// uart
module uart #(
    parameter DATA_WIDTH = 8,
    parameter FIFO_DEPTH = 16
) (
    input  logic        clk_i,        
    input  logic        rst_ni,       
    input  logic        stb_i,        
    input  logic [ 1:0] adr_i,        
    input  logic [ 3:0] byte_sel_i,   
    input  logic        we_i,         
    input  logic [31:0] dat_i,        
    output logic [31:0] dat_o,        
    input  logic        uart_rx_i,    
    output logic        uart_tx_o     
);
  logic                                                                                                               [          15:0] baud_div_reg;   
  logic                                                                                                                                tx_en_reg;   
  logic                                                                                                                                rx_en_reg;   
  logic                                                                                                                                tx_full_o;   
  logic                                                                                                                                tx_empty_o;   
  logic                                                                                                                                rx_full_o;   
  logic                                                                                                                                rx_empty_o;   
  logic                                                                                                                                rx_frame_error;   
  ...
For scale: roughly 1700 cells after synthesis, roughly 76 I/O pins.
==> flow/config.mk <==
export PLATFORM = sky130hd
export DESIGN_NAME = uart
export DESIGN_NICKNAME = uart
export VERILOG_FILES = /design/flow/design.v
export SDC_FILE = /design/flow/constraint.sdc
export NUM_CORES = 4
export LEC_CHECK = 0
export ABC_AREA = 1
export CAP_MARGIN = 0
export CORE_MARGIN = 2
export CORE_UTILIZATION = 72
export CTS_CLUSTER_DIAMETER = 178
export CTS_CLUSTER_SIZE = 13
export MIN_ROUTING_LAYER = met1
export PLACE_DENSITY_LB_ADDON = 0.07
export SETUP_SLACK_MARGIN = 0.35
export SLEW_MARGIN = 20
==> flow/constraint.sdc <==
create_clock -name core_clock -period 2.57 [get_ports {clk_i}]
set_input_delay 0.5140 -clock core_clock [delete_from_list [all_inputs] [get_ports {clk_i}]]
set_output_delay 0.5140 -clock core_clock [all_outputs]
set_load 0.01 [all_outputs]
run.sh (not shown) runs the stock make flow with config.mk's settings and CLKGATE_MAP_FILE=.
==> next run, changes <==
- CORE_UTILIZATION: 72 -> 69
- CTS_CLUSTER_DIAMETER: 178 -> 123
- CTS_CLUSTER_SIZE: 13 -> not set
- SETUP_SLACK_MARGIN: 0.35 -> 0.39
After rerunning:
- The changed run passed the timing, design-rule and antenna checks
- cell area rose by 2.5%
- synthesized area is unchanged
- power rose by 5.0%
- hold slack is worse by 0.037 ns
- core utilization fell by 1.1 points
- global-route usage fell by 1.7 points
- die size rose by 4.2%
- cell count rose by 1.9%
- clock-buffer cell count fell by 5
- clock power rose by 14%
- sequential share of layout area fell by 1.3 points
==> next run, changes <==
- CORE_UTILIZATION: 69 -> 72
- CTS_CLUSTER_DIAMETER: 123 -> 366
- CTS_CLUSTER_SIZE: not set -> 13
- SETUP_SLACK_MARGIN: 0.39 -> 0.27
- SLEW_MARGIN: 20 -> 25
- wire length is lower by a few percent
- worst setup slack gets better by 0.020 ns
- combinational power fell by a few percent
- design area shrinks by a few percent
- count of clock-buffer cells in the layout rose by 6
- register-to-register slack is better by 0.02 ns
- clock skew went down by 0.0062 ns
==> next run, changes <==
- CAP_MARGIN: 0 -> 40
- CTS_CLUSTER_DIAMETER: 366 -> 396
- SETUP_SLACK_MARGIN: 0.27 -> 0.37
- SLEW_MARGIN: 25 -> 20
Global-route usage grows by 2.0 points. Clock-buffer cell count is unchanged. Clock skew went up by 0.0049 ns. Worst setup slack gets worse by 0.026 ns. Hold slack is better by 0.024 ns.
==> next run, changes <==
- CAP_MARGIN: 40 -> 0
- CTS_CLUSTER_DIAMETER: 396 -> 38
- GPL_ROUTABILITY_DRIVEN: not set -> 0
- SETUP_SLACK_MARGIN: 0.37 -> 0.34
Outcome:
- count of clock-buffer cells in the layout is lower by 1
- via count is higher slightly
- routed wire length is higher by a few percent
- die area stays the same
- setup slack degrades by 0.034 ns
- fmax is lower slightly
- cell area is higher by a few percent
- first-iteration DRC count is higher slightly
- total power is higher by roughly a tenth
- non-clock buffer count is lower by 14
==> next run, changes <==
- CAP_MARGIN: 0 -> 20
- CTS_CLUSTER_DIAMETER: 38 -> 64
- GPL_ROUTABILITY_DRIVEN: 0 -> not set
- MIN_ROUTING_LAYER: met1 -> not set
- PLACE_DENSITY_LB_ADDON: 0.07 -> 0.06
- SETUP_SLACK_MARGIN: 0.34 -> 0.74
- With this change the flow ran to the end with violations: negative setup slack
- total power goes down by about 3.6%
- worst hold slack improves by 0.069 ns
- setup slack degrades by 0.29 ns
- routed wire length goes up by 41%


Starting RTL as in the previous note.
==> flow/design.v (excerpt) <==
module uart #(
    parameter DATA_WIDTH = 8,
    parameter FIFO_DEPTH = 16
) (
    input  logic        clk_i,        
    input  logic        rst_ni,       
    input  logic        stb_i,        
    input  logic [ 1:0] adr_i,        
    input  logic [ 3:0] byte_sel_i,   
    input  logic        we_i,         
    input  logic [31:0] dat_i,        
    output logic [31:0] dat_o,        
    input  logic        uart_rx_i,    
    output logic        uart_tx_o     
);
  logic                                                                                                               [          15:0] baud_div_reg;   
  logic                                                                                                                                tx_en_reg;   
  logic                                                                                                                                rx_en_reg;   
  logic                                                                                                                                tx_full_o;   
  logic                                                                                                                                tx_empty_o;   
  logic                                                                                                                                rx_full_o;   
  logic                                                                                                                                rx_empty_o;   
  logic                                                                                                                                rx_frame_error;   
  ...
clock: 2.57 ns
lec_check: 0
abc_area: 1
cap_margin: 0
core_margin: 2
core_utilization: 72
cts_cluster_diameter: 357
cts_cluster_size: 21
place_density: 0.4
setup_slack_margin: 0.37
slew_margin: 20
The baseline ran to the end with no violations.
Edit:
Settings changed: CTS_CLUSTER_DIAMETER 357 to 38, CTS_CLUSTER_SIZE 21 to 13, MIN_ROUTING_LAYER from default to met1, PLACE_DENSITY 0.4 to default, PLACE_DENSITY_LB_ADDON from default to 0.07, SETUP_SLACK_MARGIN 0.37 to 0.39.
Worst hold slack improved by 5.4 ps.
Total power climbs by 23%.
Routed wire length climbs by 9.3%.
Edit:
Settings changed: CAP_MARGIN 0 to 20, CTS_CLUSTER_DIAMETER 38 to 400, MIN_ROUTING_LAYER met1 to default, SETUP_SLACK_MARGIN 0.39 to 0.29.
Result:
- The changed run finished clean
- count of clock-buffer cells in the layout came out higher by 2
- synthesized area stays the same
- sequential share of layout area came out higher by 1.6 points
- worst setup slack is worse by 44 ps
Edit:
Settings changed: CTS_CLUSTER_DIAMETER 400 to 37, CTS_CLUSTER_SIZE 13 to 14, PLACE_DENSITY from default to 0.4, PLACE_DENSITY_LB_ADDON 0.07 to default, SETUP_SLACK_MARGIN 0.29 to 0.64.
The new run completed without violations.
Non-clock buffer count grows by 48.
Clock skew is higher by 5.8 ps.
Cell count rises by about 3.4%.
Global-route usage is higher by 3.6 points.
Routed wire length rises by 20%.
Maximum frequency is lower by about 2.2%.
Design area went up by 8.4%.
Setup slack loses 54 ps.
Core utilization went up by 7.1 points.
Hold slack gets worse by 160 ps.
Synthesized cell count stays the same.


Starting RTL as in the previous note.
make LEC_CHECK=0 ABC_AREA=1 CAP_MARGIN=0 CORE_MARGIN=2 CORE_UTILIZATION=72 CTS_CLUSTER_DIAMETER=178 CTS_CLUSTER_SIZE=15 MIN_ROUTING_LAYER=met1 PLACE_DENSITY_LB_ADDON=0.07 SETUP_SLACK_MARGIN=0.29 SLEW_MARGIN=20 finish   # period 2.57 ns
The starting point ran to the end with no violations.
Change:
--- a/flow/config.mk
+++ b/flow/config.mk
@@ -11,7 +11,8 @@
 export CORE_UTILIZATION = 72
-export CTS_CLUSTER_DIAMETER = 178
-export CTS_CLUSTER_SIZE = 15
+export CTS_CLUSTER_DIAMETER = 38
+export CTS_CLUSTER_SIZE = 100
+export GPL_ROUTABILITY_DRIVEN = 0
 export MIN_ROUTING_LAYER = met1
 export PLACE_DENSITY_LB_ADDON = 0.07
-export SETUP_SLACK_MARGIN = 0.29
+export SETUP_SLACK_MARGIN = 0.76
 export SLEW_MARGIN = 20
=> The changed run completed, yet does not pass: negative setup slack. Maximum frequency is lower by 23%. Clock skew increases by 0.017 ns. Setup slack gets worse by 0.71 ns. Cell area goes up by 13%. Area after synthesis stays the same. Worst hold slack is worse by 0.087 ns. Clock-buffer cell count grows by 6.
Change:
==> flow/config.mk (replaced) <==
export PLATFORM = sky130hd
export DESIGN_NAME = uart
export DESIGN_NICKNAME = uart
export VERILOG_FILES = /design/flow/design.v
export SDC_FILE = /design/flow/constraint.sdc
export NUM_CORES = 4
export LEC_CHECK = 0
export ABC_AREA = 1
export CAP_MARGIN = 20
export CORE_MARGIN = 2
export CORE_UTILIZATION = 72
export CTS_CLUSTER_SIZE = 13
export SLEW_MARGIN = 20
With this change the flow finished with timing, DRC and antenna clean. Non-clock buffer count decreases by 48. Utilization goes down by 9.9 points. Area after synthesis is unchanged. First-iteration DRC count falls by 47%. Cell area falls by 11%. Worst hold slack gets better by 0.055 ns. Routed wire length came out lower by about 36%.
Change:
--- a/flow/config.mk
+++ b/flow/config.mk
@@ -11,3 +11,6 @@
 export CORE_UTILIZATION = 72
-export CTS_CLUSTER_SIZE = 13
+export CTS_CLUSTER_DIAMETER = 55
+export CTS_CLUSTER_SIZE = 21
+export PLACE_DENSITY_LB_ADDON = 0.24
+export SETUP_SLACK_MARGIN = 0.63
 export SLEW_MARGIN = 20
The changed run finished but failed the layout checks on negative setup slack.
Clock skew grows by 0.012 ns.
Final cell count came out higher slightly.
Total power decreases by a few percent.
Sequential power is higher slightly.
Clock-buffer cell count decreases by 25.
Worst setup slack loses 0.61 ns.


run A:
uart again, from the RTL that the note above started with.
clock: 4.63 ns
lec_check: 0
cap_margin: 20
core_margin: 2
core_utilization: 40
place_density: 0.6
slew_margin: 20
Run A completed end to end with timing, DRC and antenna clean.
> inputs changed (run A -> run B)
--- a/flow/config.mk
+++ b/flow/config.mk
@@ -11,2 +11,2 @@
-export PLACE_DENSITY = 0.6
-export SLEW_MARGIN = 20
+export SLEW_MARGIN = 15
+export TNS_END_PERCENT = 70
==> flow/constraint.sdc <==
create_clock -name core_clock -period 10.0 [get_ports {clk_i}]
set_input_delay 2.0000 -clock core_clock [delete_from_list [all_inputs] [get_ports {clk_i}]]
set_output_delay 2.0000 -clock core_clock [all_outputs]
set_load 0.01 [all_outputs]
==> results <==
Run comparison: run B worst setup path endpoint uart_tx_o; run A worst setup path endpoint uart_tx_inst.tx_buffer.rdata[7]. Run B reached the final stage; the timing, design-rule and antenna checks on its layout passed. Going from run A to run B, the number of cells in the finished layout apart from fillers was found to have gone down by 23. From run A to run B, chip area in the Yosys report did not move at all. NOTE: share of total power in the clock network in run B exceeds that of run A. Per the comparison of run B with run A, non-clock buffer count fell by 23; fill cell total of the finished layout rose by about 0.4%; post-route fraction of the period consumed by the critical path fell by 42 points. Going from run A to run B, sequential cell count of the final layout held steady, count of placed standard cells including taps decreased by 1.3% relative to the old numbers.
Changes in run C relative to run B:
--- a/flow/config.mk
+++ b/flow/config.mk
@@ -10,3 +10,3 @@
-export CORE_UTILIZATION = 40
-export SLEW_MARGIN = 15
-export TNS_END_PERCENT = 70
+export CORE_UTILIZATION = 42
+export PLACE_DENSITY = 0.6
+export SLEW_MARGIN = 20
==> flow/constraint.sdc <==
create_clock -name core_clock -period 4.63 [get_ports {clk_i}]
set_input_delay 0.9260 -clock core_clock [delete_from_list [all_inputs] [get_ports {clk_i}]]
set_output_delay 0.9260 -clock core_clock [all_outputs]
set_load 0.01 [all_outputs]
==> comparison <==
- Run C: all stages complete, timing, DRC and antenna checks passed
- Comparing global-route usage for run C and run B, the smaller number came from run B.
- Proportion of power drawn by flip-flops and latches was lower in run B than in run C.
- From run B to run C the numbers moved as follows: sequential portion of the cell area was more or less identical; sequential power went up; leakage power higher.
- Cell type of the slowest stage on the worst timing path: sky130_fd_sc_hd__mux4_2 -> run B, sky130_fd_sc_hd__or4b_1 -> run C
Input-level comparison between run D and run C:
--- a/flow/config.mk
+++ b/flow/config.mk
@@ -7,0 +8 @@
+export ABC_AREA = 1
@@ -10,2 +11,5 @@
-export CORE_UTILIZATION = 42
-export PLACE_DENSITY = 0.6
+export CORE_UTILIZATION = 72
+export CTS_CLUSTER_DIAMETER = 45
+export CTS_CLUSTER_SIZE = 74
+export PLACE_DENSITY = 0.35
+export SETUP_SLACK_MARGIN = 1.5
==> flow/constraint.sdc <==
create_clock -name core_clock -period 5.3 [get_ports {clk_i}]
set_input_delay 1.0600 -clock core_clock [delete_from_list [all_inputs] [get_ports {clk_i}]]
set_output_delay 1.0600 -clock core_clock [all_outputs]
set_load 0.01 [all_outputs]
--- outcome ---
On clock skew, run C beats run D. Summary — met3 usage in global routing, run D relative to run C: higher, by 1.8 points. In the flow results for run D and run C, the yosys synthesis chip area is larger on run D. Run C ended up with multiplexers as its largest family of logic cells by area; run D ended up with simple AND/OR/NAND/NOR gates.
### run D -> run E
--- a/flow/config.mk
+++ b/flow/config.mk
@@ -12,4 +12,4 @@
-export CTS_CLUSTER_DIAMETER = 45
-export CTS_CLUSTER_SIZE = 74
-export PLACE_DENSITY = 0.35
-export SETUP_SLACK_MARGIN = 1.5
+export CTS_CLUSTER_DIAMETER = 33
+export CTS_CLUSTER_SIZE = 14
+export PLACE_DENSITY_LB_ADDON = 0.05
+export SETUP_SLACK_MARGIN = 0.36
==> flow/constraint.sdc <==
create_clock -name core_clock -period 2.57 [get_ports {clk_i}]
set_input_delay 0.5140 -clock core_clock [delete_from_list [all_inputs] [get_ports {clk_i}]]
set_output_delay 0.5140 -clock core_clock [all_outputs]
set_load 0.01 [all_outputs]
--- outcome ---
A largest power group of the clock network is what run E shows, while sequential cells belongs to run D.
Final wirelength: run E > run D
Summary of run E over run D: total power of the final layout climbed 10 mW; fraction of standard cell area that is sequential moved down; total vias in the final route up 11%.
Between run E and run D, it is run E whose post-detailed-route via-to-cell ratio is higher, by 0.26.
A master of the slowest instance on the critical path of sky130_fd_sc_hd__dfxtp_1 is what run D shows, while sky130_fd_sc_hd__dfxtp_2 belongs to run E.
NOTE first-iteration DRC count run D->run E increased by more than 10%


uart again, from the RTL that the note above started with.
## uart
module uart #(
    parameter DATA_WIDTH = 8,
    parameter FIFO_DEPTH = 16
) (
    input  logic        clk_i,        
    input  logic        rst_ni,       
    input  logic        stb_i,        
    input  logic [ 1:0] adr_i,        
    input  logic [ 3:0] byte_sel_i,   
    input  logic        we_i,         
    input  logic [31:0] dat_i,        
    output logic [31:0] dat_o,        
    input  logic        uart_rx_i,    
    output logic        uart_tx_o     
);
make LEC_CHECK=0 ABC_AREA=1 CAP_MARGIN=40 CORE_MARGIN=2 CORE_UTILIZATION=72 CTS_CLUSTER_SIZE=74 PLACE_DENSITY=0.38 SETUP_SLACK_MARGIN=1.59 SLEW_MARGIN=20 finish   # period 5.3 ns
==> next run, changes <==
- CAP_MARGIN: 40 -> 20
- CTS_CLUSTER_SIZE: 74 -> 14
- PLACE_DENSITY: 0.38 -> not set
- PLACE_DENSITY_LB_ADDON: not set -> 0.05
- SETUP_SLACK_MARGIN: 1.59 -> 0.74
- clock period: 5.3 -> 2.57 ns (I/O delays scaled with it)
After rerunning: Now the flow finished with setup timing left. Global-route usage is higher by 4.5 points. Non-clock buffer count is higher by 143. Clock skew is higher by 0.011 ns. Cell area is higher by about a fifth. Synthesized cell count stays the same. Sequential cell count is unchanged. Utilization is higher by 12 points. First-iteration DRC count is higher by well over a third.


uart again, from the RTL that the note above started with.
make LEC_CHECK=0 CAP_MARGIN=30 CELL_PAD_IN_SITES_DETAIL_PLACEMENT=0 CELL_PAD_IN_SITES_GLOBAL_PLACEMENT=0 CORE_MARGIN=8 CORE_UTILIZATION=42 CTS_CLUSTER_DIAMETER=292 GPL_ROUTABILITY_DRIVEN=1 MAX_ROUTING_LAYER=met5 MIN_ROUTING_LAYER=met1 PLACE_DENSITY_LB_ADDON=0.18 SETUP_SLACK_MARGIN=-0.67 SLEW_MARGIN=20 finish   # period 6.85 ns
Then changed:
Settings changed: ABC_AREA set to 1, CAP_MARGIN 30 to 20, CELL_PAD_IN_SITES_DETAIL_PLACEMENT 0 to not set, CELL_PAD_IN_SITES_GLOBAL_PLACEMENT 0 to not set, CORE_MARGIN 8 to 2, CORE_UTILIZATION 42 to 72, CTS_CLUSTER_DIAMETER 292 to 397, GPL_ROUTABILITY_DRIVEN 1 to not set, MAX_ROUTING_LAYER met5 to not set, MIN_ROUTING_LAYER met1 to not set, PLACE_DENSITY set to 0.6, PLACE_DENSITY_LB_ADDON 0.18 to not set, SETUP_SLACK_MARGIN -0.67 to not set.
Clock period 6.85 ns to 2.62 ns, I/O delays scaled along.
What happened: Via count climbs by about 36%; final cell count climbs by about 20%; total power climbs to 2.6 times its value.
Then changed:
Settings changed: CORE_UTILIZATION 72 to 70, CTS_CLUSTER_DIAMETER 397 to not set, CTS_CLUSTER_SIZE set to 21, PLACE_DENSITY 0.6 to not set, SETUP_SLACK_MARGIN set to 0.63.
Clock period 2.62 ns to 2.57 ns, I/O delays scaled along.
The new run completed without violations; first-iteration DRC count climbs by 43%; via count climbs by 7.0%; sequential power climbs by about 2%.
Then changed:
Settings changed: CAP_MARGIN 20 to 0, CORE_UTILIZATION 70 to 68, CTS_CLUSTER_DIAMETER set to 123, CTS_CLUSTER_SIZE 21 to not set, MIN_ROUTING_LAYER set to met1, PLACE_DENSITY_LB_ADDON set to 0.07, SETUP_SLACK_MARGIN 0.63 to 0.29.
Outcome:
- power came out lower by 2.8%
- core utilization came out lower by 6.2 points
- worst hold slack gets better by 11 ps
- die size came out higher by 2.9%
- synthesized area stays the same
- via count came out lower by 6.3%
- clock power came out higher by about 1%
- sequential cell count does not change
- register-to-register slack gets better by 20 ps
Power is estimated from default activity; no workload was simulated.
